## bicubic
module bicubic(clk, rst, act, in, out_0, out_1, out_2, out_3);
export LEC_CHECK = 0
export CAP_MARGIN = 20
export CELL_PAD_IN_SITES_DETAIL_PLACEMENT = 0
export CELL_PAD_IN_SITES_GLOBAL_PLACEMENT = 0
export CORE_ASPECT_RATIO = 0.72
export CORE_MARGIN = 2
export CORE_UTILIZATION = 72
export CTS_CLUSTER_SIZE = 80
export MAX_ROUTING_LAYER = met4
export PLACE_DENSITY_LB_ADDON = 0.0
export SETUP_SLACK_MARGIN = 1.92
export SLEW_MARGIN = 20
export TNS_END_PERCENT = 15
create_clock -name core_clock -period 6.55 [get_ports {clk}]
run.sh (not shown) runs the stock make flow with config.mk's settings and CLKGATE_MAP_FILE=.
The first run finished clean.
==> next run, changes <==
==> flow/config.mk (replaced) <==
export PLATFORM = sky130hd
export DESIGN_NAME = bicubic
export DESIGN_NICKNAME = bicubic
export VERILOG_FILES = /design/flow/design.v
export SDC_FILE = /design/flow/constraint.sdc
export NUM_CORES = 4
export LEC_CHECK = 0
export CAP_MARGIN = 10
export CORE_MARGIN = 2
export CORE_UTILIZATION = 72
export SLEW_MARGIN = 20
==> flow/constraint.sdc (replaced) <==
create_clock -name core_clock -period 5.24 [get_ports {clk}]
set_input_delay 1.0480 -clock core_clock [delete_from_list [all_inputs] [get_ports {clk}]]
set_output_delay 1.0480 -clock core_clock [all_outputs]
set_load 0.01 [all_outputs]
=>
- This time the run reached the layout checks and failed them: setup timing
- wire length rises by a little under a tenth
- synthesized cell count stays the same
- die area is about the same
- area after synthesis is unchanged
- hold slack is better by 19 ps
- sequential cell count is unchanged
- sequential share of layout area goes down by 1.5 points
==> next run, changes <==
--- a/flow/config.mk
+++ b/flow/config.mk
@@ -8 +8 @@
-export CAP_MARGIN = 10
+export CAP_MARGIN = 20
@@ -10 +10 @@
-export CORE_UTILIZATION = 72
+export CORE_UTILIZATION = 40
==> flow/constraint.sdc (replaced) <==
create_clock -name core_clock -period 5.4 [get_ports {clk}]
set_input_delay 1.0800 -clock core_clock [delete_from_list [all_inputs] [get_ports {clk}]]
set_output_delay 1.0800 -clock core_clock [all_outputs]
set_load 0.01 [all_outputs]
What happened: The changed run finished but fails on setup timing; final cell count came out higher by roughly a tenth; synthesized area stays the same; cell area fell slightly; via count decreases by roughly a tenth; non-clock buffer count goes down by 118; worst setup slack improved by 270 ps; worst hold slack barely changes; global-route usage drops by 21 points; routed wire length came out lower by about a fifth.
==> next run, changes <==
--- a/flow/config.mk
+++ b/flow/config.mk
@@ -8 +8 @@
-export CAP_MARGIN = 20
+export CAP_MARGIN = 5
@@ -10 +10,2 @@
-export CORE_UTILIZATION = 40
+export CORE_UTILIZATION = 72
+export CTS_CLUSTER_SIZE = 14
==> flow/constraint.sdc (replaced) <==
create_clock -name core_clock -period 5.01 [get_ports {clk}]
set_input_delay 1.0020 -clock core_clock [delete_from_list [all_inputs] [get_ports {clk}]]
set_output_delay 1.0020 -clock core_clock [all_outputs]
set_load 0.01 [all_outputs]
Outcome:
- The changed run finished with setup timing left
- setup slack loses 480 ps
- core utilization went up by 42 points
- register-to-register slack loses 480 ps
- via count went up by 20%
- sequential cell count stays the same
- clock-buffer cell count went up by 4
- synthesized cell count is unchanged

---

Starting RTL as in the previous note.
==> flow/config.mk <==
export PLATFORM = sky130hd
export DESIGN_NAME = bicubic
export DESIGN_NICKNAME = bicubic
export VERILOG_FILES = /design/flow/design.v
export SDC_FILE = /design/flow/constraint.sdc
export NUM_CORES = 4
export LEC_CHECK = 0
export ABC_AREA = 1
export CAP_MARGIN = 20
export CELL_PAD_IN_SITES_DETAIL_PLACEMENT = 2
export CELL_PAD_IN_SITES_GLOBAL_PLACEMENT = 1
export CORE_ASPECT_RATIO = 0.96
export CORE_MARGIN = 4
export CORE_UTILIZATION = 43
export CTS_CLUSTER_DIAMETER = 175
export CTS_CLUSTER_SIZE = 19
export GPL_ROUTABILITY_DRIVEN = 0
export GPL_TIMING_DRIVEN = 1
export HOLD_SLACK_MARGIN = 0.07
export MAX_ROUTING_LAYER = met4
export MIN_ROUTING_LAYER = met2
export PLACE_DENSITY = 0.45
export SLEW_MARGIN = 35
==> flow/constraint.sdc <==
create_clock -name core_clock -period 8.31 [get_ports {clk}]
set_input_delay 1.6620 -clock core_clock [delete_from_list [all_inputs] [get_ports {clk}]]
set_output_delay 1.6620 -clock core_clock [all_outputs]
set_load 0.01 [all_outputs]
Then changed:
CELL_PAD_IN_SITES_DETAIL_PLACEMENT = default   (was 2)
CELL_PAD_IN_SITES_GLOBAL_PLACEMENT = default   (was 1)
CORE_ASPECT_RATIO = default   (was 0.96)
CORE_MARGIN = 2   (was 4)
CORE_UTILIZATION = 72   (was 43)
CTS_CLUSTER_DIAMETER = default   (was 175)
CTS_CLUSTER_SIZE = default   (was 19)
GPL_ROUTABILITY_DRIVEN = default   (was 0)
GPL_TIMING_DRIVEN = default   (was 1)
HOLD_SLACK_MARGIN = default   (was 0.07)
MAX_ROUTING_LAYER = default   (was met4)
MIN_ROUTING_LAYER = default   (was met2)
PLACE_DENSITY = 0.38   (was 0.45)
SLEW_MARGIN = 20   (was 35)
TNS_END_PERCENT = 5   (was default)
clock period = 4.37 ns   (was 8.31 ns; I/O delays follow)
=> Now the flow ended with an error in 5_1_grt with GRT-0232. Die size went down by about 40%. Synthesized area does not change. Synthesized cell count does not change.
Then changed:
CTS_CLUSTER_DIAMETER = 395   (was default)
CTS_CLUSTER_SIZE = 10   (was default)
PLACE_DENSITY = default   (was 0.38)
SETUP_SLACK_MARGIN = 0.75   (was default)
clock period = 2.58 ns   (was 4.37 ns; I/O delays follow)
=>
- The changed run did not get past 4_1_cts on DPL-0033
- die size is unchanged
- area after synthesis stays the same
- synthesized cell count does not change
Then changed:
CTS_CLUSTER_DIAMETER = default   (was 395)
CTS_CLUSTER_SIZE = default   (was 10)
PLACE_DENSITY = 0.38   (was default)
SETUP_SLACK_MARGIN = 0.98   (was 0.75)
clock period = 5.28 ns   (was 2.58 ns; I/O delays follow)
The new run finished with timing, DRC and antenna clean.
Die size does not change.
Area after synthesis stays the same.
Synthesized cell count is unchanged.
Then changed:
ABC_AREA = default   (was 1)
CAP_MARGIN = 10   (was 20)
PLACE_DENSITY = default   (was 0.38)
SETUP_SLACK_MARGIN = default   (was 0.98)
TNS_END_PERCENT = default   (was 5)
clock period = 5.31 ns   (was 5.28 ns; I/O delays follow)
The new run completed and failed the layout checks on negative setup slack.
Maximum frequency drops by roughly a tenth.
Routed wire length drops by roughly a tenth.
Global-route usage drops by 3.9 points.
Utilization climbs by 1.4 points.
